===== flow/design.v =====
`timescale 1ns / 1ps
module receiver #(parameter clks_per_bit = 50)(
  input clk,
  input rst_n,
  input din,
  output reg [7:0] dout,
  output reg valid
    );
  reg [3:0] state;
  reg [13:0] counter1;
  reg [3:0] counter2;
  parameter IDLE = 3'b000;
  parameter START_BIT = 3'b001;
  parameter DATA_BIT = 3'b010;
  parameter STOP_BIT = 3'b011;
  always @(posedge clk) begin
  if(!rst_n) begin
    dout <= 0;
    valid <= 0;
    state <= 0;
    counter1 <= 0;
    counter2 <= 0;
  end
  else
  case(state)
  IDLE: begin
    counter1 <= 0;
    counter2 <= 0;
    valid <= 1'b0;
    if(din == 1'b0) begin
      state <= START_BIT;
    end
    else begin
      state <= IDLE;
    end  
  end
  START_BIT: begin
    if(counter1 < clks_per_bit/2) begin
      counter1 <= counter1+1;
      state <= START_BIT; 
    end
    else begin
      counter1 <= 0;
      state <= DATA_BIT;
    end
  end
  DATA_BIT: begin
    if(counter1 <= clks_per_bit)begin
      counter1 <= counter1+1;
      state <= DATA_BIT;
    end
    else begin
      counter1 <= 0;
      if(counter2 <= 4'b0111)begin
        dout[counter2] <= din;
        counter2 <= counter2+1;
      end
      else begin
        counter2 <= 0;
        state <= STOP_BIT;
      end
    end
  end
  STOP_BIT: begin
  if (din == 1'b1) begin
    if(counter1 <= clks_per_bit)begin
      valid <= 1'b0;
      counter1 <= counter1+1;
      state <= STOP_BIT;
    end
    else begin
      valid <= 1'b1;
      state <= IDLE;
    end
  end
  else begin
    state <= STOP_BIT;
  end
 end 
  endcase
  end  
endmodule
`timescale 1ns / 1ps
module transmitter #(parameter clks_per_bit = 50)(
  input clk,
  input rst_n,
  input valid,
  input [7:0] din,
  output reg dout,
  output reg done,
  output reg tx_busy,
  output reg valid_test
    );
  reg [3:0] state;
  reg [13:0] counter1;
  reg [3:0] counter2;
  reg [7:0] r_din;
  parameter IDLE = 3'b000;
  parameter START_BIT = 3'b001;
  parameter DATA_BIT = 3'b010;
  parameter STOP_BIT = 3'b011;
  always @(posedge clk) begin
    if(!rst_n) begin
      dout <= 0;
      done <= 0;
      tx_busy <= 0;
      valid_test <= 0;
      state <= 0;
      counter1 <= 0;
      counter2 <= 0;
      r_din <= 0;
    end
    else
    case (state)
    IDLE: begin
      counter2 <= 0;
      dout <= 1'b1;
      counter1 <= 0;
      done <= 0;
      valid_test = 0;
        if(valid) begin 
          state <= START_BIT;
          r_din <= din;
          tx_busy <= 1;
        end
        else begin
          state <= IDLE;
        end 
    end   
    START_BIT: begin
      if(counter1 <= clks_per_bit-1) begin
        counter1 <= counter1 + 1;
        state <= START_BIT;
      end
      else begin
        dout <= 1'b0;
        counter1 <= 0;
        state <= DATA_BIT;
      end
    end
    DATA_BIT: begin
      if(counter1 <= clks_per_bit-1) begin
        counter1 <= counter1 + 1;
        state <= DATA_BIT; 
      end 
      else begin
        counter1 <= 0;
        if(counter2 <= 4'b0111) begin
            dout <= r_din[counter2];
            counter2 <= counter2 + 1;
            state <= DATA_BIT;
          end 
          else begin
            counter2 <= 0;
            state <= STOP_BIT;
          end
      end        
    end    
    STOP_BIT: begin
      if(counter1 <= clks_per_bit-1) begin
        dout <= 1'b1;
        counter1 <= counter1 + 1;
        done <= 1'b0; 
        state <= STOP_BIT;
      end
      else begin
        counter1 <= 0;
        done <= 1'b1; 
        state <= IDLE;
        tx_busy <= 0;
      end
    end
    endcase  
  end  
endmodule
`timescale 1ns / 1ps
module connection_receiver_master(
  input clk,
  input rst_n,
  input valid_tx,
  input [7:0] dout,
  input pready,
  output reg [1:0] pselx_m,
  output reg [31:0] pwdata_m,
  output reg [31:0] paddr_m,
  output reg pwrite_m,
  output reg valid
    );
  reg [2:0] state;
  reg [2:0] count1;
  reg [2:0] count2;
  parameter IDLE = 3'b000;
  parameter SEL = 3'b001;
  parameter WR_EN = 3'b010;
  parameter DATA = 3'b011;
  parameter ADDR = 3'b100;
  parameter WAIT = 3'b101;
always @(posedge clk) begin
if(!rst_n) begin
  pselx_m <= 0;
  pwdata_m <= 0;
  paddr_m <= 0;
  pwrite_m <= 0;
  valid <= 0;
  state <= 0;
  count1 <= 0;
  count2 <= 0;
end
else
case(state)
IDLE: begin
  pselx_m <= 0;
  pwdata_m <= 0;
  paddr_m <= 0;
  pwrite_m <= 0;
  valid <= 0;
  count1 <= 0;
  count2 <= 0; 
  state <= SEL;           
end
SEL: begin
  if(valid_tx == 1'b1) begin
    pselx_m <= dout[1:0];
    state <= WR_EN;
  end
  else
    state <= SEL;
end
WR_EN: begin
  if(valid_tx == 1'b1)begin
    pwrite_m <= dout[0];
    state <= DATA; 
  end
  else
    state <= WR_EN;  
end
DATA: begin
  if(valid_tx == 1'b1) begin 
    if(count1 < 3)begin
      pwdata_m[32-(count1*8)-1 -:8] <= dout;
      count1 <= count1+1;
      state <= DATA;  
    end else begin
      pwdata_m[32-(count1*8)-1 -:8] <= dout;
      count1 <= 0;
      state <= ADDR;  
    end
  end
end
ADDR: begin
  if(valid_tx == 1'b1) begin
    if(count2 < 3)begin
      paddr_m[32-(count2*8)-1 -:8] <= dout;
      count2 <= count2+1; 
      state <= ADDR;
      valid <= 1'b0;
    end else begin
      paddr_m[32-(count2*8)-1 -:8] <= dout;
      count2 <= 0;
      valid <= 1'b1;
      state <= WAIT;      
    end
  end 
 end
WAIT: begin
    valid <= 0;
    if(pready) begin
      state <= IDLE;
    end
end 
endcase
end   
endmodule
`timescale 1ns / 1ps
module apb_master(
  input pclk,
  input prst_n,
  input pwrite_m,
  input [31:0] pwdata_m,
  input [31:0] paddr_m,
  input [1:0] pselx_m,
  input pready,  
  input valid,
  output pwrite_s,
  output [1:0] pselx_s,
  output reg penable,
  output [31:0] paddr_s,
  output [31:0] pwdata_s
    );
  reg [31:0] paddr_reg;
  reg pwrite_reg;
  reg [31:0] pwdata_reg;
  reg [1:0] pselx_reg;
  parameter IDLE = 2'b00;
  parameter SETUP = 2'b01;
  parameter ACCESS = 2'b10;
  reg [1:0] state;
always @(posedge pclk) begin
if(!prst_n) begin
  paddr_reg <= 0;
  pwrite_reg <= 0;
  pwdata_reg <= 0;
  pselx_reg <= 0;
  penable <= 0;
  state <= IDLE;
end
else
case(state)
IDLE: begin
  pselx_reg <= 0;
  penable <= 0;
    if(valid)begin
      state <= SETUP;
    end
    else
    state <= IDLE;
end
SETUP: begin
  pselx_reg <= pselx_m;
  penable <= 1'b0;
  state <= ACCESS;
end
ACCESS: begin
    penable <= 1'b1;
    if(pwrite_m == 1) begin   
      paddr_reg <= paddr_m;
      pwrite_reg <= pwrite_m;
      pwdata_reg <= pwdata_m;
    end
    if(pready) begin
     state <= IDLE;
     penable <= 1'b0;
    end
    else begin
      state <= ACCESS;
    end
end
endcase
end
  assign paddr_s = paddr_reg;
  assign pwrite_s = pwrite_reg;
  assign pwdata_s = pwdata_reg;
  assign pselx_s = pselx_reg;
endmodule
module demux_slave(
  input clk,
  input [1:0] sel,
  input [31:0] data,
  input [31:0] addr,
  output [65:0] psel_s1,
  output [65:0] psel_s2
);
assign psel_s1 = (sel == 2'b10)? {data, sel, addr} : 66'd0;
assign psel_s2 = (sel == 2'b01)? {data, sel, addr} : 66'd0;
endmodule
module mux_pready(
  input clk,
  input rst_n,
  input [1:0] sel,
  input pready_mas1,
  input pready_mas2,
  output reg pready
  );
  always @(posedge clk) begin
    if (!rst_n)
        pready <= 0;
    else if (sel == 2'b10)
        pready <= pready_mas1;
    else
        pready <= pready_mas2;
  end
  endmodule
module slave(
input penable,
input [31:0] pwdata_in,
input clk,
input rst_n,
input [1:0] psel,
input pready_tr_in,
input pwrite,
input [31:0] addr,
output reg [31:0] pwdata_out,
output reg valid_fsm,
output reg pready_out,
output reg [31:0] addr_out
);
reg [1:0] state;
  parameter IDLE = 2'b00;
  parameter NEXT = 2'b01;
  parameter WAIT_FOR_COMPLETION = 2'b10;
  parameter CLEANUP = 2'b11;
always @(posedge clk) begin
  if(!rst_n) begin
    pwdata_out <= 0;
    valid_fsm <= 0;
    pready_out <= 0;
    addr_out <= 0;
    state <= IDLE;
  end
  else
  case (state) 
  IDLE: begin
    pwdata_out <= 0;
    valid_fsm <= 0;
    pready_out <= 0;
    addr_out <= 0; 
      if(penable == 1'b1) begin
        state <= NEXT;
      end
   end   
  NEXT: begin   
          if(pwrite == 1'b1) begin
            pwdata_out <= pwdata_in;
            addr_out <= addr;
            valid_fsm <= 1'b1;
            pready_out <= 1'b1;  
            state <= WAIT_FOR_COMPLETION;
          end  
  end
  WAIT_FOR_COMPLETION: begin
        if (pready_out)
          state <= CLEANUP;  
  end
  CLEANUP: begin
     valid_fsm <= 1'b0;
     pready_out <= 0;
     state <= IDLE;
  end
  endcase
end    
endmodule
module connection_slave2_transmitter(
  input [31:0] data_in_s,
  input clk,
  input rst_n,
  input valid_fsm_s,
  input done,
  input tx_busy,
  input [31:0] addr_s,
  output reg valid,
  output reg [7:0] data_out,
  output reg pready_slave,
  output reg [31:0] addr_out
    );
   reg [3:0] counter;
   reg [1:0] state;
    always @(posedge clk) begin
      if(!rst_n) begin
        valid <= 0;
        data_out <= 0;
        pready_slave <= 0;
        addr_out <= 0;
        counter <= 0;
        state <= 0;
      end
      else
      case(state)
        0: begin
          valid <= 1'b0;
          pready_slave <= 1'b0;
          if(valid_fsm_s) begin
            state <= 1;
          end
          else begin
            state <= 0;
          end
        end
        1: begin
          addr_out <= addr_s;
          if(counter < 3) begin
            data_out <= data_in_s[32-(counter*8)-1 -:8];
            counter <= counter+1; 
            valid <= 1'b1;
            state <= 2;
          end
          else begin
            data_out <= data_in_s[32-(counter*8)-1 -:8];
            counter <= 0; 
            state <= 0;
          end
        end
        2: begin
          valid <= 1'b0;
          if(done) begin
            pready_slave <= 1'b1;
            state <= 1;
          end
          else begin
            state <= 2;
            pready_slave <= 1'b0;
          end
        end
       endcase      
    end
endmodule
`timescale 1ns / 1ps
module top(
  input clk,
  input rst_n,
  input din_rx,
  output dout_tx_s1,
  output dout_tx_s2,
  output [31:0] addr_tx_s1,
  output [31:0] addr_tx_s2
    );
  wire [7:0] dout_rx;
  wire valid_rx;
  wire [1:0] sel;
  wire [31:0] data;
  wire [31:0] addr_rx;
  wire en;
  wire valid_master;
  wire penable;
  wire pwrite_slave;
  wire pready_fsm;
  wire [1:0] psel_slave;
  wire pready_master;
  wire valid_slave;
  wire [31:0] addr_slave;
  wire test_valid;
  wire [31:0] din_tx;
  wire [31:0] data_fsm1;
  wire [31:0] data_fsm2;
  wire valid_fsm_s1;
  wire valid_fsm_s2;
  wire valid_tx;
  wire [7:0] data_tx;
  wire dout_tx_in;
  wire done;
  wire [31:0] addr_fsm1;
  wire [31:0] addr_fsm2;
  wire tx_busy;
  wire [65:0] psel_slave1;
  wire [65:0] psel_slave2;
  wire valid_tx2;
  wire [7:0] data_tx2;
  wire done2;
  wire tx_busy2;
  wire pready_fsm2;
  wire pready_fsm1;
  wire pready_fsm_mas;
  receiver dut0(
  .clk(clk),
  .rst_n(rst_n),
  .din(din_rx),
  .dout(dout_rx),
  .valid(valid_rx)
  );
  connection_receiver_master dut1(
  .clk(clk),
  .rst_n(rst_n),
  .valid_tx(valid_rx),
  .dout(dout_rx),
  .pselx_m(sel),
  .pwdata_m(data),
  .paddr_m(addr_rx),
  .pwrite_m(en),
  .pready(pready_fsm_mas),
  .valid(valid_master)
  );
  apb_master dut2(
  .pclk(clk),
  .prst_n(rst_n),
  .pwrite_m(en),
  .pwdata_m(data),
  .paddr_m(addr_rx),
  .pselx_m(sel),
  .pready(pready_fsm_mas),
  .valid(valid_master),
  .pwrite_s(pwrite_slave),
  .pselx_s(psel_slave),
  .penable(penable),
  .paddr_s(addr_slave),
  .pwdata_s(din_tx)
  );
  demux_slave dut3(
  .clk(clk),
  .sel(psel_slave),
  .data(din_tx),
  .addr(addr_slave),
  .psel_s1(psel_slave1),
  .psel_s2(psel_slave2)
  );
  mux_pready dut4(
  .clk(clk),
  .rst_n(rst_n),
  .sel(psel_slave),
  .pready(pready_fsm_mas),
  .pready_mas1(pready_fsm1),
  .pready_mas2(pready_fsm2)
  );
  slave dut5 (
  .penable(penable),
  .pwdata_in(psel_slave1[65:34]),
  .clk(clk),
  .rst_n(rst_n),
  .addr(psel_slave1[31:0]),
  .psel(psel_slave1[33:32]),
  .pready_tr_in(),
  .pwdata_out(data_fsm1),
  .valid_fsm(valid_fsm_s1),
  .pready_out(),
  .pwrite(pwrite_slave),
  .addr_out(addr_fsm1)
  );
  slave dut6 (
  .penable(penable),
  .pwdata_in(psel_slave2[65:34]),
  .clk(clk),
  .rst_n(rst_n),
  .addr(psel_slave2[31:0]),
  .psel(psel_slave2[33:32]),
  .pready_tr_in(),
  .pwdata_out(data_fsm2),
  .valid_fsm(valid_fsm_s2),
  .pready_out(),
  .pwrite(pwrite_slave),
  .addr_out(addr_fsm2)
  );
  connection_slave2_transmitter dut7(
  .data_in_s(data_fsm1),
  .clk(clk),
  .rst_n(rst_n),
  .addr_s(addr_fsm1),
  .valid_fsm_s(valid_fsm_s1),
  .valid(valid_tx),
  .data_out(data_tx),
  .done(done),
  .addr_out(addr_tx_s1),
  .tx_busy(tx_busy),
  .pready_slave(pready_fsm1)
    );
  connection_slave2_transmitter dut8(
  .data_in_s(data_fsm2),
  .clk(clk),
  .rst_n(rst_n),
  .addr_s(addr_fsm2),
  .valid_fsm_s(valid_fsm_s2),
  .valid(valid_tx2),
  .data_out(data_tx2),
  .done(done2),
  .addr_out(addr_tx_s2),
  .tx_busy(tx_busy2),
  .pready_slave(pready_fsm2)
    );    
  transmitter dut9(
  .clk(clk),
  .rst_n(rst_n),
  .valid(valid_tx),
  .din(data_tx),
  .dout(dout_tx_s1),
  .valid_test(),
  .tx_busy(tx_busy),
  .done(done)
  );
  transmitter dut10(
  .clk(clk),
  .rst_n(rst_n),
  .valid(valid_tx2),
  .din(data_tx2),
  .dout(dout_tx_s2),
  .valid_test(),
  .tx_busy(tx_busy2),
  .done(done2)
  );
endmodule

===== flow/run.sh =====
#!/bin/bash
# the make line also repeats each setting of config.mk as NAME=value (left out here)
make -C /OpenROAD-flow-scripts/flow DESIGN_CONFIG=/design/flow/config.mk WORK_HOME=/design/flow/orfs CLKGATE_MAP_FILE= finish

===== flow/constraint.sdc =====
create_clock -name core_clock -period 2.74 [get_ports {clk}]
set_input_delay 0.5480 -clock core_clock [delete_from_list [all_inputs] [get_ports {clk}]]
set_output_delay 0.5480 -clock core_clock [all_outputs]
set_load 0.01 [all_outputs]

===== flow/config.mk =====
export PLATFORM = sky130hd
export DESIGN_NAME = top
export DESIGN_NICKNAME = top
export VERILOG_FILES = /design/flow/design.v
export SDC_FILE = /design/flow/constraint.sdc
export NUM_CORES = 4
export LEC_CHECK = 0
export CAP_MARGIN = 5
export CORE_MARGIN = 2
export CORE_UTILIZATION = 72
export CTS_CLUSTER_DIAMETER = 392
export GPL_TIMING_DRIVEN = 1
export HOLD_SLACK_MARGIN = -0.08
export MAX_ROUTING_LAYER = met4
export MIN_ROUTING_LAYER = met1
export PLACE_DENSITY = 0.64
export SLEW_MARGIN = 20

==> impl_metrics.toml, run 1 <==
# synthesis and place-and-route metrics
[critical_path]
crit_buf_inv = 1
end_kind = "register"
crit_start = "dut1.count1[0]"
worst-path-stages = 11
critical_path.cell_chain = "clkinvlp_4 > ha_4 > xor2_2 > nand2b_4 > ha_4 > or3b_4 > a2111oi_4 > and4b_1 > or4b_4 > nor2_8 > a22o_2"
worstPathRequired_ps = 3230
slowest_stage = "or4b_4"
critical-path-top-delay-family = "simple AND/OR/NAND/NOR gates"
crit_end = "dut1.pwdata_m[17]"
path_class = "register to register"
worst-r2r-cell-count = 11
cpPeakStageDelay_ps = 620
arrival_ps = 3540
crit_fanout = 8
cpMostUsedCell = "ha_4"
reg2reg_from = "dut1.count1[0]"
start_kind = "register"
r2r-end = "dut1.pwdata_m[17]"
rrSetupSlack_ps = -310

[final_layout]
syn_to_final_growth_pct = 16.43
finalNetCount = 2063
fin_util_pct = 85.37

[routing]
drtPass1Iterations = 6
antenna_left = 0
antenna_cells = 0
drc = 0
vias = 14890
routed_wl_um = 43500
viasPerCell = 6.231
drtIter0Drc = 1528
routedWlPerCell_um = 18.20

[logic_synthesis]
synth.distinct_cells = 70
yosysTopAreaCellShare_pct = 52.37
avgSynthCellArea_um2 = 9.315
yosys_warnings = 7
logic_family = "simple AND/OR/NAND/NOR gates"
syn-cell-area_um2 = 18460
synth-simple-area-share_pct = 17.67
yosys.area.top_type = "dfxtp_1"
edf_count = 0
flop_cell = "dfxtp_1"
synthArstFlopShare_pct = 0
yosys.area_share.xor_xnor_pct = 0.9691
most_common_cell = "dfxtp_1"
ys_sh_adder_pct = 2.304
synth.cells.most_frequent = "dfxtp_1, nor2_1, nand2_1"
ys_sh_aoi_pct = 16.53
yosys_cells = 1982
topCellsByArea = "dfxtp_1, nor2_1, a22oi_1"
synth-seq-cells = 483
ys_sh_mux_pct = 6.519
fp_nets = 2019
ys_seq_share_pct = 52.37
yosys_area_um2 = 18460
syn-instance-count = 1982

[pwr]
p_leak_nw = 7.787
power.density_nw_per_um2 = 647.9
p_clk_share_pct = 48.1
power.switching_mw = 2.757
power_frac_comb_pct = 1.4
seq_power_share_pct = 50.5
power_clock_mw = 6.70
maxPowerGroup = "sequential cells"
finalPower_mw = 13.93
p_seq_mw = 7.04
pg_comb_mw = 0.193
p_int_mw = 11.17
ir_drop_v = 0.0006124
power.share.switching_pct = 19.79

[die]
dieArea_um2 = 26940
core_um2 = 25180
initial_utilization_pct = 73.32
die_h_um = 164.1
die_x_um = 164.1
io_pins = 69
rows = 58

[outcome]
so_faults = "setup timing"
status = "complete, but fails checks"

[final_timing]
rsz0062_at_grt = "yes"
finalClockPeriodUsage_pct = 111.3
worst_slew_pin_slew_ps = 815.7
timing.slew.headroom_pct = 45.62
holdWs_ps = 452.5
setup_ws_ps = -310.1
hold_viol = 0
finalMaxSlewViolations = 0
fmax_mhz = 327.9
setup_viol = 24
fin_skew_ps = 9.522
layout_min_cycle_time_ps = 3050

[min_path]
hold_depth = 2
min_to = "dut9.r_din[5]"
hold_class = "register to register"
hp-start = "dut9.r_din[5]"

[placed_design]
place_hpwl_um = 26750
port_buffers = 68
place.gp.congestion = 0.8941

[clock_tree]
numClockSinks = 483
clock_tree.root_cell = "clkbuf_16"
htree_levels = 2
path_clk_slew_ps = 60
cts_tree = "built"
numCtsBuffers = 47
clockBufferDepth = 3
clkLatencyLatePin_ps = 540

[global_routing]
antenna_found_initial = 0
grt_start_max_net_pins = 140
grt_overflow = 0
grt_pass1_vias = 14400
grt_pass1_wl_um = 71460
grt_usage_pct = 33.47

[flow_run]
maxCapViolations = 0
tool_warnings = 51
[routing by layer]
| metal | global-route usage, % | routed length, um | part of all wire [%] | vias to the layer above |
|---|---|---|---|---|
| met4 | 11.68 | 1093 | 2.5 | 0 |
| met3 | 4.470 | 2888 | 6.6 | 95 |
| met5 | - | 0 | 0 | - |
| met1 | 42.43 | 18280 | 42 | 7199 |
| met2 | 55.36 | 21240 | 49 | 555 |
| li1 | - | - | - | 7043 |
[area by class of cell]
class / instances / area, um2
clock inverters: 13 / 195.2
repair buffers: 124 / 1137
inverters: 47 / 190.2
fillers: 1408 / 3685
flip-flops and latches: 483 / 9677
multi-input cells: 1323 / 8439
well taps: 330 / 412.9
clock buffers: 70 / 1445
[stage by stage]
| stage | instance area, um2 | worst slack, ps | instances | TNS, ps |
|---|---|---|---|---|
| 6_report | 21500 | -310.1 | 2390 | -6711 |
| 5_1_grt | 21500 | -408.2 | 2390 | -9442 |
| 4_1_cts | 21440 | -276.4 | 2389 | -5839 |
| 3_5_place_dp | 19710 | -272.6 | 2304 | -5619 |
| 3_3_place_gp | 19710 | -198.3 | 2304 | -4348 |
| 2_1_floorplan | 18650 | -406.5 | 1982 | -8591 |
[what timing repair did]
| item | 4_1_cts | 5_1_grt |
|---|---|---|
| endpoints found under the setup margin | 26 | 64 |
| hold buffers | 0 | 0 |
| hold endpoints to repair | 0 | 0 |
| cloned | 0 | 0 |
| setup buffers | 2 | 3 |
| resized | 9 | 12 |
| pin swaps | 5 | 12 |
==> run 2, diff against run 1 <==
Settings changed: CAP_MARGIN 5 to 20, CORE_ASPECT_RATIO set to 1.71, CTS_CLUSTER_DIAMETER 392 to 45, CTS_CLUSTER_SIZE set to 72, GPL_TIMING_DRIVEN 1 to unset, HOLD_SLACK_MARGIN -0.08 to unset, MAX_ROUTING_LAYER met4 to unset, MIN_ROUTING_LAYER met1 to unset, PLACE_DENSITY 0.64 to unset, PLACE_DENSITY_LB_ADDON set to 0.01, SETUP_SLACK_MARGIN set to 0.84.
Clock period 2.74 ns to 3.2 ns, I/O delays scaled along.
==> impl_metrics.toml, run 2 <==
# synthesis and place-and-route metrics
[final_timing]
fmax_mhz = 322.5
timing.slew.headroom_pct = 32.27
rsz0062_at_grt = "yes"
fin_skew_ps = 29.54
finalSetupTns_ps = 0
finalMaxSlewViolations = 0
setup_viol = 0
setup_ws_ps = 99.11
hold_viol = 0
layout_min_cycle_time_ps = 3101
finalClockPeriodUsage_pct = 96.90
worst_slew_pin_slew_ps = 1007

[final_layout]
fin_util_pct = 84.58
syn_to_final_growth_pct = 15.44
finalNetCount = 2046
flop_area_um2 = 9686
final_cells = 2345
n_fill_cell = 1445
comb_area_um2 = 8621

[pwr]
power_clock_mw = 4.75
p_clk_share_pct = 43.4
pg_comb_mw = 0.173
power.share.switching_pct = 25.54
power.switching_mw = 2.796
p_seq_mw = 6.02
power.density_nw_per_um2 = 513.6
power_frac_comb_pct = 1.6
p_int_mw = 8.151
ir_drop_v = 0.0005977
seq_power_share_pct = 55.0
p_leak_nw = 7.617
maxPowerGroup = "sequential cells"

[clock_tree]
clkLatencyLatePin_ps = 610
numCtsBuffers = 30
numClockSinks = 483
htree_levels = 1
clockBufferDepth = 3
cts_tree = "built"
clock_tree.root_cell = "clkbuf_16"
path_clk_slew_ps = 100

[placed_design]
dp_cells = 2261
place_ws_ps = -3.422
port_buffers = 68
place.gp.congestion = 0.9070
place_hpwl_um = 28550

[routing]
drtIter0Drc = 1199
wl_met1_um = 16800
routedWlPerCell_um = 19.60
routed_wl_um = 45960
antenna_left = 0
vias = 14880
route.met3.wl_um = 2558
viasPerCell = 6.345
drtPass1Iterations = 6
antenna_cells = 0
drc = 0
top_layer = "met4"
wl_met2_um = 24200

[critical_path]
crit_buf_inv = 1
rrSetupSlack_ps = 100
crit_fanout = 8
crit_start = "dut1.count1[0]"
cpPeakStageDelay_ps = 560
start_kind = "register"
path_class = "register to register"
r2r-end = "dut1.pwdata_m[8]"
worst-r2r-cell-count = 12
worst-path-stages = 12
critical_path.cell_chain = "clkinvlp_4 > ha_4 > xor2_4 > nor2b_2 > nand2_1 > ha_4 > nor3_2 > o21ai_0 > and4b_2 > or4b_4 > nor2_8 > a22o_1"
cpMostUsedCell = "ha_4"
crit_end = "dut1.pwdata_m[8]"
arrival_ps = 3640
reg2reg_from = "dut1.count1[0]"
slowest_stage = "or4b_4"
critical-path-top-delay-family = "simple AND/OR/NAND/NOR gates"
worstPathRequired_ps = 3740
end_kind = "register"

[logic_synthesis]
edf_count = 0
yosys_warnings = 7
yosys_area_um2 = 18460
logic_family = "simple AND/OR/NAND/NOR gates"
yosysTopAreaCellShare_pct = 52.37
ys_seq_share_pct = 52.37
avgSynthCellArea_um2 = 9.315
synth.distinct_cells = 70
synthArstFlopShare_pct = 0
synth-simple-area-share_pct = 17.67
yosys.area.top_type = "dfxtp_1"
yosys.area_share.xor_xnor_pct = 0.9691
ys_sh_aoi_pct = 16.53
synth-seq-cells = 483
fp_nets = 2019
synth.cells.most_frequent = "dfxtp_1, nor2_1, nand2_1"
ys_sh_mux_pct = 6.519
flop_cell = "dfxtp_1"
syn-cell-area_um2 = 18460
topCellsByArea = "dfxtp_1, nor2_1, a22oi_1"
most_common_cell = "dfxtp_1"
yosys_cells = 1982
syn-instance-count = 1982
ys_sh_adder_pct = 2.304

[flow_run]
maxCapViolations = 0
tool_warnings = 49

[die]
core_um2 = 25200
rows = 76
die_h_um = 213.4
initial_utilization_pct = 73.27
dieArea_um2 = 26990
io_pins = 69
die_x_um = 126.5

[outcome]
status = "finished clean"

[global_routing]
antenna_found_initial = 1
grt_pass1_vias = 14770
grt_usage_pct = 32.72
grt_start_max_net_pins = 115
grt_overflow = 0
grt_pass1_wl_um = 72350

[min_path]
min_to = "dut10.r_din[2]"
hold_depth = 2
hp-start = "dut10.r_din[2]"
hold_class = "register to register"
run 2: routing by layer:
metal | global-route usage (%) | up-vias
met2 | 60.15 | 550
met1 | 36.47 | 7161
met3 | 4.142 | 167
li1 | - | 7000
met4 | 17.85 | 0
met5 | 0 | -
run 2: area by class of cell:
class                      instances  share of cell area [%]
clock buffer                      31                   3.640
clock inverter                    25                   2.342
inverter                          47                  0.9158
multi-input combinational       1323                   40.45
sequential                       483                   45.44
tap                              312                   1.832
timing repair buffer             124                   5.377
run 2: per-stage QoR:
| stage | power [mW] | hold slack, ps | instance area, um2 |
|---|---|---|---|
| floorplan | 6.270 | 419.2 | 18680 |
| global placement | 6.316 | 427.3 | 19510 |
| detailed placement | 6.319 | 442.0 | 19510 |
| CTS | 10.96 | 445.3 | 21080 |
| global route | 11.22 | 474.3 | 21310 |
| finish | 10.95 | 459.6 | 21310 |
run 2: timing repair:
item                                    CTS  global route
pin swaps                                12            19
gates cloned                              0             1
hold buffers                              0             0
setup buffers                            20             7
endpoints found under the setup margin   73            81
resized                                  34            37
==> run 3, diff against run 2 <==
Settings changed: CORE_ASPECT_RATIO 1.71 to unset, CORE_UTILIZATION 72 to 66, CTS_CLUSTER_DIAMETER 45 to unset, CTS_CLUSTER_SIZE 72 to unset, PLACE_DENSITY_LB_ADDON 0.01 to unset.
Clock period 3.2 ns to 3.39 ns, I/O delays scaled along.
==> impl_metrics.toml, run 3 <==
# synthesis and place-and-route metrics
[logic_synthesis]
logic_family = "simple AND/OR/NAND/NOR gates"
syn-cell-area_um2 = 18460
fp_nets = 2019
most_common_cell = "dfxtp_1"
ys_sh_mux_pct = 6.519
avgSynthCellArea_um2 = 9.315
ys_sh_adder_pct = 2.304
flop_cell = "dfxtp_1"
yosysTopAreaCellShare_pct = 52.37
synthArstFlopShare_pct = 0
syn-instance-count = 1982
synth-simple-area-share_pct = 17.67
synth-seq-cells = 483
yosys.area.top_type = "dfxtp_1"
topCellsByArea = "dfxtp_1, nor2_1, a22oi_1"
yosys_area_um2 = 18460
yosys_warnings = 7
synth.distinct_cells = 70
yosys_cells = 1982
yosys.area_share.xor_xnor_pct = 0.9691
ys_seq_share_pct = 52.37
ys_sh_aoi_pct = 16.53
synth.cells.most_frequent = "dfxtp_1, nor2_1, nand2_1"
edf_count = 0

[final_layout]
syn_to_final_growth_pct = 16.85
finalNetCount = 2061
final_design_area_no_fill_um2 = 21570
fin_util_pct = 78.09
final_cells = 2438

[pwr]
power_frac_comb_pct = 1.3
p_int_mw = 8.925
power_clock_mw = 5.35
p_seq_mw = 5.69
pg_comb_mw = 0.150
seq_power_share_pct = 50.8
maxPowerGroup = "sequential cells"
ir_drop_v = 0.0004272
p_clk_share_pct = 47.8
p_leak_nw = 7.770
power.density_nw_per_um2 = 518.4
power.share.switching_pct = 20.20
power.switching_mw = 2.259

[die]
initial_utilization_pct = 66.82
rows = 61
io_pins = 69
dieArea_um2 = 29330
core_um2 = 27630
die_h_um = 171.3
die_x_um = 171.3

[final_timing]
finalMaxSlewViolations = 0
worst_slew_pin_slew_ps = 978.4
rsz0062_at_grt = "yes"
setup_viol = 0
finalSetupTns_ps = 0
setup_ws_ps = 414.4
fmax_mhz = 336.1
timing.slew.headroom_pct = 34.78
hold_viol = 0
fin_skew_ps = 12.29
layout_min_cycle_time_ps = 2976
finalClockPeriodUsage_pct = 87.78

[critical_path]
cpMostUsedCell = "ha_4"
crit_fanout = 8
worstPathRequired_ps = 3880
critical-path-top-delay-family = "simple AND/OR/NAND/NOR gates"
slowest_stage = "or4b_4"
reg2reg_from = "dut1.count1[0]"
path_class = "register to register"
worst-path-stages = 11
crit_end = "dut1.pwdata_m[16]"
arrival_ps = 3460
crit_buf_inv = 1
rrSetupSlack_ps = 410
crit_start = "dut1.count1[0]"
start_kind = "register"
critical_path.cell_chain = "clkinvlp_4 > ha_4 > xor2_2 > nand2b_4 > ha_4 > or3b_4 > a2111oi_4 > and4b_1 > or4b_4 > nor2_8 > a22o_2"
r2r-end = "dut1.pwdata_m[16]"
end_kind = "register"
cpPeakStageDelay_ps = 560
worst-r2r-cell-count = 11

[global_routing]
antenna_found_initial = 0
grt_usage_pct = 28.82
grt_start_max_net_pins = 77
grt_overflow = 0
grt_pass1_wl_um = 68900
grt_pass1_vias = 13710

[clock_tree]
numCtsBuffers = 47
cts_tree = "built"
htree_levels = 2
clock_tree.root_cell = "clkbuf_16"
clkLatencyLatePin_ps = 550
numClockSinks = 483
path_clk_slew_ps = 60
postCtsHoldBufs = 0
clockBufferDepth = 3

[outcome]
status = "finished clean"

[placed_design]
port_buffers = 68
postPlaceCellArea_um2 = 19560
place_ws_ps = 213.6
dp_cells = 2325
place_hpwl_um = 26420
place.gp.congestion = 0.8698

[min_path]
hp-start = "dut5.state[3]"
min_to = "dut5.state[0]"
hold_depth = 1
hold_class = "register to register"

[routing]
antenna_left = 0
vias = 14500
drtPass1Iterations = 5
drtIter0Drc = 1221
routed_wl_um = 42530
drc = 0
routedWlPerCell_um = 17.44
viasPerCell = 5.946
antenna_cells = 0

[flow_run]
maxCapViolations = 0
tool_warnings = 49
==> run 3: metrics by stage <==
step                      hold WS (ps)  total power, mW
after floorplan                  419.2            5.918
after global placement           428.1            5.959
after detailed placement         441.9            5.960
after CTS                        452.8            11.25
after global routing             466.1            11.51
final                            449.3            11.18
==> run 3: timing repair <==
action | in CTS | in global routing
setup buffers | 17 | 11
resized | 25 | 20
pin swaps | 13 | 15
endpoints found under the setup margin | 64 | 75
gates cloned | 0 | 0
==> run 3: cell type report <==
cell class / instances / area [um2]
sequential: 483 / 9686
multi-input combinational: 1323 / 8507
fill: 1890 / 6055
clock buffer: 67 / 1341
timing repair buffer: 122 / 1117
tap: 378 / 473.0
clock inverter: 18 / 255.2
inverter: 47 / 195.2
==> run 3: metal layers <==
layer  GRT usage, %  part of all wire (%)  up-vias
met5              0                     0        -
met4          9.027                   2.6        0
met3          3.774                   5.6       82
met2          48.32                    48      442
met1          39.02                    44     6930
li1               -                     -     7043
==> run 4, diff against run 3 <==
Settings changed: CORE_UTILIZATION 66 to 72, CTS_CLUSTER_DIAMETER set to 28, CTS_CLUSTER_SIZE set to 52, PLACE_DENSITY_LB_ADDON set to 0.01, SETUP_SLACK_MARGIN 0.84 to 0.57.
Clock period 3.39 ns to 3.26 ns, I/O delays scaled along.
==> impl_metrics.toml, run 4 <==
# synthesis and place-and-route metrics
[flow_run]
tool_warnings = 47
maxCapViolations = 0

[critical_path]
worst-r2r-cell-count = 14
cpPeakStageDelay_ps = 350
crit_fanout = 8
crit_end = "dut1.pwdata_m[31]"
crit_start = "dut1.count1[0]"
crit_buf_inv = 3
critical-path-top-delay-family = "simple AND/OR/NAND/NOR gates"
end_kind = "register"
path_class = "register to register"
rrSetupSlack_ps = -140
critical_path.cell_chain = "clkinvlp_4 > ha_4 > xor2_2 > nor2b_1 > nand2_1 > ha_4 > nor2_1 > o21ai_0 > and4b_1 > buf_4 > buf_6 > nor4_4 > nor2b_4 > a22o_1"
slowest_stage = "dfxtp_2"
arrival_ps = 3930
r2r-end = "dut1.pwdata_m[31]"
cpMostUsedCell = "ha_4"
start_kind = "register"
reg2reg_from = "dut1.count1[0]"
worst-path-stages = 14
worstPathRequired_ps = 3790

[logic_synthesis]
avgSynthCellArea_um2 = 9.315
logic_family = "simple AND/OR/NAND/NOR gates"
flop_cell = "dfxtp_1"
yosys.area.top_type = "dfxtp_1"
ys_sh_mux_pct = 6.519
fp_nets = 2019
ys_sh_adder_pct = 2.304
syn-instance-count = 1982
synth-seq-cells = 483
yosysTopAreaCellShare_pct = 52.37
synth.distinct_cells = 70
topCellsByArea = "dfxtp_1, nor2_1, a22oi_1"
yosys.area_share.xor_xnor_pct = 0.9691
synth-simple-area-share_pct = 17.67
most_common_cell = "dfxtp_1"
yosys_cells = 1982
synth.cells.most_frequent = "dfxtp_1, nor2_1, nand2_1"
ys_seq_share_pct = 52.37
yosys_area_um2 = 18460
synthArstFlopShare_pct = 0
ys_sh_aoi_pct = 16.53
edf_count = 0
yosys_warnings = 7
syn-cell-area_um2 = 18460

[final_timing]
layout_min_cycle_time_ps = 3398
setup_viol = 24
rsz0062_at_grt = "yes"
setup_ws_ps = -137.8
worst_slew_pin_slew_ps = 978.5
finalClockPeriodUsage_pct = 104.2
fin_skew_ps = 15.81
timing.slew.headroom_pct = 34.54
holdWs_ps = 452.9
hold_viol = 0
finalMaxSlewViolations = 0
fmax_mhz = 294.3

[clock_tree]
clock_tree.root_cell = "clkbuf_16"
cts_tree = "built"
path_clk_slew_ps = 60
numClockSinks = 483
clockBufferDepth = 3
postCtsHoldBufs = 0
clkLatencyLatePin_ps = 600
htree_levels = 3
numCtsBuffers = 84

[pwr]
p_clk_share_pct = 60.5
power.switching_mw = 3.404
p_seq_mw = 5.92
ir_drop_v = 0.0006757
power.share.switching_pct = 22.08
power_clock_mw = 9.33
p_leak_nw = 8.513
p_int_mw = 12.02
maxPowerGroup = "clock"
power_frac_comb_pct = 1.1
power.density_nw_per_um2 = 669.0
seq_power_share_pct = 38.4
finalPower_mw = 15.42
pg_comb_mw = 0.174

[routing]
routed_wl_um = 58590
drtPass1Iterations = 12
drtIter0Drc = 2500
drc = 0
routedWlPerCell_um = 23.81
viasPerCell = 6.825
antenna_cells = 0
vias = 16800
antenna_left = 0

[final_layout]
finalNetCount = 2097
syn_to_final_growth_pct = 24.84
fin_util_pct = 91.53

[placed_design]
place.gp.congestion = 0.8771
port_buffers = 68
place_hpwl_um = 26450

[global_routing]
grt_usage_pct = 39.15
grt_start_max_net_pins = 85
grt_pass1_vias = 16160
antenna_found_initial = 0
grt_pass1_wl_um = 83830
grt_overflow = 0

[die]
die_h_um = 164.1
die_x_um = 164.1
rows = 58
io_pins = 69
initial_utilization_pct = 73.32
dieArea_um2 = 26940
core_um2 = 25180

[min_path]
min_to = "dut9.r_din[3]"
hp-start = "dut9.r_din[3]"
hold_class = "register to register"
hold_depth = 2

[outcome]
so_faults = "setup timing"
status = "complete, but fails checks"
## run 4: area by class of cell
cell class / instances / area [um2]
sequential: 483 / 9686
timing repair buffer: 121 / 1112
clock buffer: 103 / 2347
clock inverter: 54 / 683.2
fill: 963 / 2132
multi-input combinational: 1323 / 8613
tap: 330 / 412.9
inverter: 47 / 195.2
## run 4: what timing repair did
| action | 4_1_cts | 5_1_grt |
|---|---|---|
| gates resized | 39 | 29 |
| endpoints found under the setup margin | 64 | 65 |
| setup buffers | 14 | 13 |
| pin swaps | 17 | 17 |
## run 4: metal layers
layer | part of all wire [%] | up-vias | track usage (%) | routed length [um]
li1 | - | 7163 | - | -
met1 | 35 | 7989 | 45.61 | 20750
met2 | 48 | 1258 | 66.24 | 28080
met3 | 10 | 386 | 8.333 | 5877
met4 | 6.6 | 0 | 23.60 | 3879
met5 | 0 | - | 0 | 0
## run 4: through the flow
stage / area [um2] / std cells / worst slack, ps / setup TNS (ps)
finish: 23050 / 2461 / -137.8 / -1897
global route: 23050 / 2461 / -229.4 / -3845
CTS: 22810 / 2448 / 221.3 / 0
detailed placement: 19480 / 2277 / 61.63 / 0
global placement: 19480 / 2277 / 158.5 / 0
floorplan: 18650 / 1982 / 113.5 / 0
==> run 5, diff against run 4 <==
Settings changed: ABC_AREA set to 1, CELL_PAD_IN_SITES_GLOBAL_PLACEMENT set to 2, CORE_ASPECT_RATIO set to 1.15, CORE_UTILIZATION 72 to 68, CTS_CLUSTER_DIAMETER 28 to unset, CTS_CLUSTER_SIZE 52 to 21, PLACE_DENSITY set to 0.6, PLACE_DENSITY_LB_ADDON 0.01 to unset, SETUP_SLACK_MARGIN 0.57 to unset.
Clock period 3.26 ns to 5.0 ns, I/O delays scaled along.
==> impl_metrics.toml, run 5 <==
# yosys + openroad results
[logic_synthesis]
synth.distinct_cells = 53
synthArstFlopShare_pct = 0
edf_count = 0
syn-instance-count = 2679
synth.cells.most_frequent = "nand2_1, dfxtp_1, nor2_1"
ys_sh_mux_pct = 0.1496
yosys_area_um2 = 20080
ys_sh_aoi_pct = 17.30
flop_cell = "dfxtp_1"
yosys_warnings = 7
synth-simple-area-share_pct = 24.85
synth-seq-cells = 483
logic_family = "simple AND/OR/NAND/NOR gates"
syn-cell-area_um2 = 20080
avgSynthCellArea_um2 = 7.494
yosysTopAreaCellShare_pct = 48.16
most_common_cell = "nand2_1"
yosys.area_share.xor_xnor_pct = 0.8289
yosys.area.top_type = "dfxtp_1"
ys_seq_share_pct = 48.16
topCellsByArea = "dfxtp_1, nand2_1, a21oi_1"
ys_sh_adder_pct = 2.119
fp_nets = 2716
yosys_cells = 2679

[die]
dieArea_um2 = 30920
die_h_um = 188.3
core_um2 = 29090
initial_utilization_pct = 69.02
die_x_um = 164.2
rows = 67

[outcome]
first-error = "[ERROR GPL-0301] Utilization 134.597 % exceeds 100%."
status = "stopped before the end"
lastStage = "global placement without I/O"
==> run 6, diff against run 5 <==
Settings changed: CELL_PAD_IN_SITES_GLOBAL_PLACEMENT 2 to unset, CORE_ASPECT_RATIO 1.15 to unset, CORE_UTILIZATION 68 to 72, CTS_CLUSTER_DIAMETER set to 94, CTS_CLUSTER_SIZE 21 to unset, GPL_TIMING_DRIVEN set to 1, HOLD_SLACK_MARGIN set to -0.08, MAX_ROUTING_LAYER set to met4, MIN_ROUTING_LAYER set to met1, PLACE_DENSITY 0.6 to unset.
Clock period 5.0 ns to 2.67 ns, I/O delays scaled along.
==> impl_metrics.toml, run 6 <==
# synthesis and place-and-route metrics
[logic_synthesis]
avgSynthCellArea_um2 = 7.494
flop_cell = "dfxtp_1"
ys_seq_share_pct = 48.16
yosys.area_share.xor_xnor_pct = 0.8289
syn-cell-area_um2 = 20080
ys_sh_aoi_pct = 17.30
yosysTopAreaCellShare_pct = 48.16
synth-simple-area-share_pct = 24.85
ys_sh_adder_pct = 2.119
yosys_cells = 2679
synth-seq-cells = 483
yosys_warnings = 7
synthArstFlopShare_pct = 0
yosys.area.top_type = "dfxtp_1"
synth.cells.most_frequent = "nand2_1, dfxtp_1, nor2_1"
edf_count = 0
yosys_area_um2 = 20080
fp_nets = 2716
topCellsByArea = "dfxtp_1, nand2_1, a21oi_1"
synth.distinct_cells = 53
ys_sh_mux_pct = 0.1496
syn-instance-count = 2679
most_common_cell = "nand2_1"
logic_family = "simple AND/OR/NAND/NOR gates"

[final_timing]
finalSetupTns_ps = -8085
fin_skew_ps = 7.643
finalClockPeriodUsage_pct = 109.5
fmax_mhz = 341.9
worst_slew_pin_slew_ps = 891.2
setup_viol = 48
finalMaxSlewViolations = 0
timing.slew.headroom_pct = 40.13
rsz0062_at_grt = "yes"
holdWs_ps = 437.2
setup_ws_ps = -254.8
hold_viol = 0
layout_min_cycle_time_ps = 2925

[placed_design]
place_ws_ps = -419.1
port_buffers = 68
place_hpwl_um = 34540
place.gp.congestion = 0.9247

[routing]
antenna_cells = 0
drc = 0
routedWlPerCell_um = 17.48
vias = 19210
drtIter0Drc = 2316
antenna_left = 0
viasPerCell = 6.075
routed_wl_um = 55270
drtPass1Iterations = 8

[pwr]
finalPower_mw = 14.67
p_clk_share_pct = 48.4
power.share.switching_pct = 21.13
power_clock_mw = 7.10
ir_drop_v = 0.0004898
power.switching_mw = 3.099
power.density_nw_per_um2 = 618.5
seq_power_share_pct = 49.4
maxPowerGroup = "sequential cells"
p_seq_mw = 7.25
p_int_mw = 11.57
pg_comb_mw = 0.319
power_frac_comb_pct = 2.2
p_leak_nw = 9.059

[critical_path]
r2r-end = "dut1.pwdata_m[28]"
worst-r2r-cell-count = 23
end_kind = "register"
crit_fanout = 8
critical_path.cell_chain = "inv_8 > ha_4 > inv_4 > nand2_4 > a21oi_4 > nand3_2 > ha_4 > nor2_4 > nand2_4 > nor2_4 > nand4_1 > nand2_1 > nand2_1 > nand2_1 > nand3_2 > nor2_2 > nand3_2 > nor2_4 > buf_6 > nand3_1 > nand2_1 > nand2_1 > a21oi_2"
start_kind = "register"
path_class = "register to register"
crit_start = "dut1.count1[0]"
reg2reg_from = "dut1.count1[0]"
rrSetupSlack_ps = -250
critical-path-top-delay-family = "simple AND/OR/NAND/NOR gates"
crit_end = "dut1.pwdata_m[28]"
cpPeakStageDelay_ps = 380
cpMostUsedCell = "nand2_1"
slowest_stage = "dfxtp_4"
worst-path-stages = 23
arrival_ps = 3420
crit_buf_inv = 3
worstPathRequired_ps = 3170

[clock_tree]
numClockSinks = 483
numCtsBuffers = 47
cts_tree = "built"
postCtsHoldBufs = 0
clkLatencyLatePin_ps = 560
path_clk_slew_ps = 60
clockBufferDepth = 3
clock_tree.root_cell = "clkbuf_16"
htree_levels = 2

[flow_run]
maxCapViolations = 0
tool_warnings = 49

[final_layout]
syn_to_final_growth_pct = 18.10
finalNetCount = 2782
fin_util_pct = 85.82
n_fill_cell = 1619

[outcome]
so_faults = "setup timing"
status = "complete, but fails checks"

[die]
io_pins = 69
initial_utilization_pct = 72.67
core_um2 = 27630
die_x_um = 171.0
die_h_um = 171.0
dieArea_um2 = 29240
rows = 61

[min_path]
min_to = "dut9.counter1[11]"
hold_depth = 2
hold_class = "register to register"
hp-start = "dut9.counter1[11]"

[global_routing]
grt_usage_pct = 37.59
grt_overflow = 0
grt_pass1_vias = 17980
grt_start_max_net_pins = 96
antenna_found_initial = 0
grt_pass1_wl_um = 87260
==> run 6: layer usage <==
metal / up-vias / wire length (um) / global-route usage (%)
li1: 9049 / - / -
met3: 164 / 4784 / 6.292
met5: - / 0 / -
met1: 9025 / 22210 / 47.17
met2: 970 / 26470 / 61.64
met4: 0 / 1806 / 13.19
==> run 6: repair_timing <==
action,CTS,global route
gates resized,45,52
endpoints found under the setup margin,48,56
pin swaps,33,41
buffers inserted,3,7
cloned,1,0
==> run 6: stage by stage <==
stage / instances / instance area (um2)
after floorplan: 2679 / 20230
after global placement: 3065 / 21590
after detailed placement: 3065 / 21590
after CTS: 3157 / 23510
after global routing: 3162 / 23710
final: 3162 / 23710
==> run 6: area by class of cell <==
cell class / instances / area, um2 / area share, %
flip-flops and latches: 483 / 9681 / 40.83
clock inverters: 19 / 301.5 / 1.272
repair buffers: 166 / 1543 / 6.507
well taps: 378 / 473.0 / 1.995
inverters: 191 / 752.0 / 3.172
multi-input cells: 1856 / 9590 / 40.45
clock buffers: 69 / 1370 / 5.778
==> run 7, diff against run 6 <==
Settings changed: CAP_MARGIN 20 to 40, CORE_UTILIZATION 72 to 70, CTS_CLUSTER_DIAMETER 94 to 360, HOLD_SLACK_MARGIN -0.08 to 0.29, SETUP_SLACK_MARGIN set to -0.13.
Clock period 2.67 ns to 2.37 ns, I/O delays scaled along.
==> impl_metrics.toml, run 7 <==
# synthesis and place-and-route metrics
[routing]
routed_wl_um = 57130
antenna_left = 0
viasPerCell = 6.130
drtPass1Iterations = 7
drc = 0
vias = 19590
drtIter0Drc = 2395
routedWlPerCell_um = 17.88

[pwr]
p_leak_nw = 9.331
seq_power_share_pct = 52.1
pg_comb_mw = 0.378
maxPowerGroup = "sequential cells"
power_frac_comb_pct = 2.4
ir_drop_v = 0.0004993
power.density_nw_per_um2 = 646.4
power.share.switching_pct = 21.23
power.switching_mw = 3.325
p_clk_share_pct = 45.4
p_int_mw = 12.34
p_seq_mw = 8.17
power_clock_mw = 7.12

[critical_path]
crit_buf_inv = 2
cpMostUsedCell = "nand2_2"
end_kind = "register"
path_class = "register to register"
reg2reg_from = "dut1.count2[1]"
slowest_stage = "dfxtp_1"
start_kind = "register"
arrival_ps = 3530
critical-path-top-delay-family = "simple AND/OR/NAND/NOR gates"
rrSetupSlack_ps = -690
worstPathRequired_ps = 2840
worst-path-stages = 18
crit_fanout = 8
r2r-end = "dut1.paddr_m[18]"
worst-r2r-cell-count = 18
cpPeakStageDelay_ps = 370
crit_end = "dut1.paddr_m[18]"
crit_start = "dut1.count2[1]"
critical_path.cell_chain = "inv_2 > ha_4 > xor2_4 > nor2_2 > nand3_2 > ha_4 > nor3_4 > nand2_2 > nor2_4 > nand2_2 > nand2_2 > nand3_2 > nor2_4 > buf_12 > nand3_4 > nand2_1 > nand3_1 > a21oi_1"

[final_timing]
setup_ws_ps = -694.2
fin_skew_ps = 11.82
layout_min_cycle_time_ps = 3064
finalClockPeriodUsage_pct = 129.3
fmax_mhz = 326.4
timing.slew.headroom_pct = 47.68
hold_viol = 0
setup_viol = 63
finalSetupTns_ps = -29470
rsz0062_at_grt = "yes"
worst_slew_pin_slew_ps = 783.7
finalMaxSlewViolations = 0

[logic_synthesis]
yosys.area_share.xor_xnor_pct = 0.8289
yosysTopAreaCellShare_pct = 48.16
synthArstFlopShare_pct = 0
synth.distinct_cells = 53
synth-seq-cells = 483
edf_count = 0
yosys_warnings = 7
syn-cell-area_um2 = 20080
ys_sh_mux_pct = 0.1496
most_common_cell = "nand2_1"
fp_nets = 2716
logic_family = "simple AND/OR/NAND/NOR gates"
yosys_area_um2 = 20080
synth-simple-area-share_pct = 24.85
avgSynthCellArea_um2 = 7.494
synth.cells.most_frequent = "nand2_1, dfxtp_1, nor2_1"
yosys.area.top_type = "dfxtp_1"
topCellsByArea = "dfxtp_1, nand2_1, a21oi_1"
ys_seq_share_pct = 48.16
ys_sh_adder_pct = 2.119
flop_cell = "dfxtp_1"
ys_sh_aoi_pct = 17.30
syn-instance-count = 2679
yosys_cells = 2679

[min_path]
min_to = "dut5.state[3]"
hp-start = "dut5.state[1]"
hold_depth = 2
hold_class = "register to register"

[global_routing]
antenna_found_initial = 1
grt_pass1_vias = 18460
grt_overflow = 0
grt_usage_pct = 37.42
grt_start_max_net_pins = 125
grt_pass1_wl_um = 91560

[die]
rows = 61
io_pins = 69
initial_utilization_pct = 71.68
die_x_um = 173.4
die_h_um = 173.4
dieArea_um2 = 30050
core_um2 = 28010

[clock_tree]
htree_levels = 2
clockBufferDepth = 3
numCtsBuffers = 46
numClockSinks = 483
clock_tree.root_cell = "clkbuf_16"
path_clk_slew_ps = 60
cts_tree = "built"
clkLatencyLatePin_ps = 550

[final_layout]
syn_to_final_growth_pct = 20.67
n_fill_cell = 1609
final_design_area_no_fill_um2 = 24230
finalNetCount = 2827

[flow_run]
tool_warnings = 51
maxCapViolations = 0

[placed_design]
postPlaceCellArea_um2 = 21940
place_hpwl_um = 35470
port_buffers = 68
place_ws_ps = -711.7
place.gp.congestion = 0.9376

[outcome]
so_faults = "setup timing"
status = "complete, but fails checks"
[run 7: per-stage QoR]
stage               std cells  util [%]  power (mW)  hold slack, ps
global route             3195     86.49       16.01           453.0
floorplan                2679         -       8.590           408.3
detailed placement       3094     78.32       8.705           426.5
finish                   3195     86.49       15.66           432.5
CTS                      3193     85.46       15.64           434.8
global placement         3094     78.32       8.690           413.9
[run 7: timing repair]
action                                 in CTS  in global routing
endpoints found under the hold margin       7                  0
setup buffers                              19                  5
pin swaps                                  36                 61
setup endpoints to repair                  52                 64
hold buffers                                1                  0
resized                                    81                 85
cloned                                      5                  1
[run 7: area by class of cell]
cell class / count / area, um2 / share of cell area [%]
clock inverter: 13 / 157.7 / 0.6507
tap: 378 / 473.0 / 1.952
antenna: 1 / 2.502 / 0.01033
sequential: 483 / 9678 / 39.95
clock buffer: 61 / 1277 / 5.273
inverter: 191 / 757.0 / 3.125
timing repair inverter: 1 / 5.005 / 0.02066
timing repair buffer: 211 / 2090 / 8.625
multi-input combinational: 1856 / 9787 / 40.40
[run 7: routing by layer]
| metal | track usage [%] | vias up | part of all wire, % |
|---|---|---|---|
| li1 | - | 9132 | - |
| met1 | 47.15 | 9155 | 40 |
| met2 | 61.50 | 1063 | 47 |
| met3 | 4.803 | 236 | 8.4 |
| met4 | 14.55 | 0 | 4.5 |
| met5 | - | - | 0 |
==> run 8, diff against run 7 <==
Settings changed: ABC_AREA 1 to unset, CAP_MARGIN 40 to 20, CORE_UTILIZATION 70 to 40, CTS_CLUSTER_DIAMETER 360 to unset, GPL_TIMING_DRIVEN 1 to unset, HOLD_SLACK_MARGIN 0.29 to unset, MAX_ROUTING_LAYER met4 to unset, MIN_ROUTING_LAYER met1 to unset, PLACE_DENSITY set to 0.6, SETUP_SLACK_MARGIN -0.13 to unset.
Clock period 2.37 ns to 5.0 ns, I/O delays scaled along.
==> impl_metrics.toml, run 8 <==
# synthesis and place-and-route metrics
[global_routing]
grt_pass1_wl_um = 71260
grt_start_max_net_pins = 143
grt_overflow = 0
antenna_found_initial = 1
grt_pass1_vias = 13580
grt_usage_pct = 18.12

[critical_path]
crit_buf_inv = 1
crit_end = "dut1.pwdata_m[26]"
crit_start = "dut1.count1[0]"
cpPeakStageDelay_ps = 640
arrival_ps = 4530
cpMostUsedCell = "ha_1"
worst-path-stages = 11
worstPathRequired_ps = 5520
end_kind = "register"
critical_path.cell_chain = "inv_1 > ha_1 > nor2_1 > nand2b_1 > ha_1 > or3b_1 > a2111oi_2 > and4b_1 > nor4_1 > nor2b_1 > a22o_1"
reg2reg_from = "dut1.count1[0]"
worst-r2r-cell-count = 11
critical-path-top-delay-family = "simple AND/OR/NAND/NOR gates"
path_class = "register to register"
rrSetupSlack_ps = 1000
start_kind = "register"
r2r-end = "dut1.pwdata_m[26]"
slowest_stage = "dfxtp_1"
crit_fanout = 12

[clock_tree]
clockBufferDepth = 3
numCtsBuffers = 50
clock_tree.root_cell = "clkbuf_16"
clkLatencyLatePin_ps = 580
path_clk_slew_ps = 60
post_cts_resize_count = 0
postCtsHoldBufs = 0
htree_levels = 2
cts_tree = "built"
numClockSinks = 483
cts_setup_buffers = 0

[final_timing]
setup_viol = 0
worst_slew_pin_slew_ps = 955.3
fin_skew_ps = 21.10
fmax_mhz = 249.7
finalMaxSlewViolations = 0
rsz0062_at_grt = "no"
hold_viol = 0
finalSetupTns_ps = 0
timing.slew.headroom_pct = 35.93
finalClockPeriodUsage_pct = 80.09
layout_min_cycle_time_ps = 4004

[final_layout]
fin_util_pct = 46.89
syn_to_final_growth_pct = 15.49
final_cells = 2625
finalNetCount = 2023

[routing]
drtPass1Iterations = 6
routed_wl_um = 43440
viasPerCell = 5.351
drtIter0Drc = 1180
antenna_left = 0
routedWlPerCell_um = 16.55
vias = 14050
antenna_cells = 0
drc = 0

[min_path]
hp-start = "dut6.state[3]"
hold_class = "register to register"
hold_depth = 1
min_to = "dut6.state[0]"

[pwr]
power.share.switching_pct = 20.36
p_clk_share_pct = 49.5
seq_power_share_pct = 49.3
pg_comb_mw = 0.0976
ir_drop_v = 0.0002873
power.switching_mw = 1.594
p_int_mw = 6.233
power_frac_comb_pct = 1.2
maxPowerGroup = "clock"
p_leak_nw = 7.536
finalPower_mw = 7.827
power.density_nw_per_um2 = 367.1
power_clock_mw = 3.87
p_seq_mw = 3.86

[outcome]
status = "finished clean"

[logic_synthesis]
topCellsByArea = "dfxtp_1, nor2_1, a22oi_1"
edf_count = 0
avgSynthCellArea_um2 = 9.315
yosys.area_share.xor_xnor_pct = 0.9691
yosys_cells = 1982
synth-seq-cells = 483
yosys.area.top_type = "dfxtp_1"
ys_sh_aoi_pct = 16.53
ys_sh_adder_pct = 2.304
yosys_area_um2 = 18460
yosys_warnings = 7
synth.distinct_cells = 70
flop_cell = "dfxtp_1"
ys_seq_share_pct = 52.37
synth.cells.most_frequent = "dfxtp_1, nor2_1, nand2_1"
syn-instance-count = 1982
logic_family = "simple AND/OR/NAND/NOR gates"
synth-simple-area-share_pct = 17.67
ys_sh_mux_pct = 6.519
synthArstFlopShare_pct = 0
syn-cell-area_um2 = 18460
fp_nets = 2019
most_common_cell = "dfxtp_1"
yosysTopAreaCellShare_pct = 52.37

[placed_design]
place_hpwl_um = 27260
place.gp.congestion = 0.8239
port_buffers = 68
dp_cells = 2534

[die]
io_pins = 69
core_um2 = 45480
die_h_um = 218.8
die_x_um = 218.8
initial_utilization_pct = 40.60
rows = 78
dieArea_um2 = 47890

[flow_run]
maxCapViolations = 0
tool_warnings = 48
==> run 8: layout make-up <==
type | instances | area [um2]
inverter | 47 | 183.9
multi-input combinational | 1323 | 8194
clock inverter | 14 | 242.7
fill | 4345 | 24160
tap | 600 | 750.7
sequential | 483 | 9672
clock buffer | 77 | 1494
timing repair buffer | 81 | 785.8
==> run 8: layer usage <==
layer	routed length, um	vias up	track usage [%]
met2	20300	244	30.04
met5	0	-	0
met3	1617	74	2.523
met1	20520	6754	24.44
li1	-	6975	-
met4	1001	0	5.653
==> run 8: stage by stage <==
| stage | cell area (um2) | hold WS [ps] | worst slack, ps |
|---|---|---|---|
| floorplan | 18460 | 419.2 | 1597 |
| global placement | 19560 | 428.3 | 1148 |
| detailed placement | 19560 | 432.4 | 1054 |
| CTS | 21300 | 446.6 | 1027 |
| global route | 21320 | 480.0 | 714.0 |
| finish | 21320 | 447.0 | 995.6 |
==> run 9, diff against run 8 <==
Settings changed: CORE_ASPECT_RATIO set to 0.56, CORE_UTILIZATION 40 to 26, MIN_ROUTING_LAYER set to met1, PLACE_DENSITY 0.6 to unset, SETUP_SLACK_MARGIN set to 1.02.
Clock period 5.0 ns to 4.89 ns, I/O delays scaled along.
==> impl_metrics.toml, run 9 <==
# synthesis and place-and-route metrics
[critical_path]
worstPathRequired_ps = 5380
rrSetupSlack_ps = 1180
arrival_ps = 4200
slowest_stage = "or4b_4"
worst-path-stages = 11
start_kind = "register"
end_kind = "register"
crit_fanout = 12
critical-path-top-delay-family = "simple AND/OR/NAND/NOR gates"
reg2reg_from = "dut1.count1[0]"
cpPeakStageDelay_ps = 630
worst-r2r-cell-count = 11
crit_start = "dut1.count1[0]"
path_class = "register to register"
crit_buf_inv = 1
crit_end = "dut1.pwdata_m[18]"
r2r-end = "dut1.pwdata_m[18]"
critical_path.cell_chain = "inv_1 > ha_2 > nor2_1 > nand2b_1 > ha_1 > or3b_1 > a2111oi_2 > and4b_1 > or4b_4 > nor2_8 > a22o_2"

[routing]
routedWlPerCell_um = 15.16
drtIter0Drc = 1207
viasPerCell = 4.820
vias = 14210
drtPass1Iterations = 6
antenna_cells = 0
antenna_left = 0
drc = 0
routed_wl_um = 44700

[pwr]
p_clk_share_pct = 46.3
p_int_mw = 5.940
seq_power_share_pct = 52.4
pg_comb_mw = 0.101
maxPowerGroup = "sequential cells"
power.switching_mw = 1.584
finalPower_mw = 7.524
power.share.switching_pct = 21.06
p_leak_nw = 7.386
power.density_nw_per_um2 = 350.4
p_seq_mw = 3.94
ir_drop_v = 0.0002104
power_frac_comb_pct = 1.3
power_clock_mw = 3.48

[logic_synthesis]
synth.cells.most_frequent = "dfxtp_1, nor2_1, nand2_1"
topCellsByArea = "dfxtp_1, nor2_1, a22oi_1"
yosys_area_um2 = 18460
flop_cell = "dfxtp_1"
most_common_cell = "dfxtp_1"
syn-instance-count = 1982
syn-cell-area_um2 = 18460
ys_sh_adder_pct = 2.304
ys_sh_aoi_pct = 16.53
yosys_cells = 1982
synth-seq-cells = 483
edf_count = 0
synthArstFlopShare_pct = 0
yosysTopAreaCellShare_pct = 52.37
ys_sh_mux_pct = 6.519
synth-simple-area-share_pct = 17.67
logic_family = "simple AND/OR/NAND/NOR gates"
yosys.area.top_type = "dfxtp_1"
yosys_warnings = 7
ys_seq_share_pct = 52.37
fp_nets = 2019
synth.distinct_cells = 70
yosys.area_share.xor_xnor_pct = 0.9691
avgSynthCellArea_um2 = 9.315

[outcome]
status = "finished clean"

[final_layout]
syn_to_final_growth_pct = 16.31
finalNetCount = 2016

[min_path]
hp-start = "dut1.pwdata_m[23]"
hold_depth = 2
min_to = "dut2.pwdata_reg[23]"
hold_class = "register to register"

[final_timing]
timing.slew.headroom_pct = 41.17
finalSetupTns_ps = 0
fmax_mhz = 269.3
fin_skew_ps = 20.21
hold_viol = 0
finalMaxSlewViolations = 0
finalClockPeriodUsage_pct = 75.94
worst_slew_pin_slew_ps = 882.4
layout_min_cycle_time_ps = 3713
setup_viol = 0
rsz0062_at_grt = "no"

[global_routing]
grt_pass1_vias = 13530
grt_pass1_wl_um = 72330
grt_start_max_net_pins = 187
grt_usage_pct = 11.87
antenna_found_initial = 0
grt_overflow = 0

[clock_tree]
htree_levels = 2
clock_tree.root_cell = "clkbuf_16"
postCtsHoldBufs = 0
clkLatencyLatePin_ps = 560
numCtsBuffers = 43
path_clk_slew_ps = 70
cts_tree = "built"
numClockSinks = 483
clockBufferDepth = 3

[flow_run]
tool_warnings = 48
maxCapViolations = 0

[placed_design]
place.gp.congestion = 0.8576
place_hpwl_um = 28970
port_buffers = 68

[die]
dieArea_um2 = 73250
io_pins = 69
core_um2 = 70600
die_x_um = 360.1
rows = 73
initial_utilization_pct = 26.15
die_h_um = 203.4
-- run 9: area by class of cell --
cell class	count	area, um2
fill	7245	49130
sequential	483	9676
multi-input combinational	1323	8215
clock buffer	65	1291
tap	937	1172
timing repair buffer	81	785.8
inverter	47	183.9
clock inverter	13	150.1
-- run 9: timing repair --
action,CTS,global route
gates cloned,0,0
endpoints found under the setup margin,24,24
gates resized,2,7
setup buffers,0,0
-- run 9: per-stage QoR --
| step | util [%] | hold WS, ps | cell area (um2) | cells | worst slack, ps |
|---|---|---|---|---|---|
| floorplan | - | 419.2 | 18460 | 1982 | 1487 |
| global placement | 28.29 | 438.4 | 19980 | 2871 | 916.8 |
| detailed placement | 28.29 | 447.7 | 19980 | 2871 | 819.3 |
| CTS | 30.34 | 447.5 | 21420 | 2949 | 1084 |
| global route | 30.42 | 469.7 | 21470 | 2949 | 1030 |
| finish | 30.42 | 449.5 | 21470 | 2949 | 1177 |
-- run 9: metal layers --
metal  global-route usage (%)  vias up  wire [um]
met4                    2.341        0        632
met2                    16.91      382      17650
met1                    17.89     6813      23230
li1                         -     6959          -
met5                        0        -          0
met3                    2.945       59       3186
Power figures rest on the tool's default switching activity, not on a simulated workload.
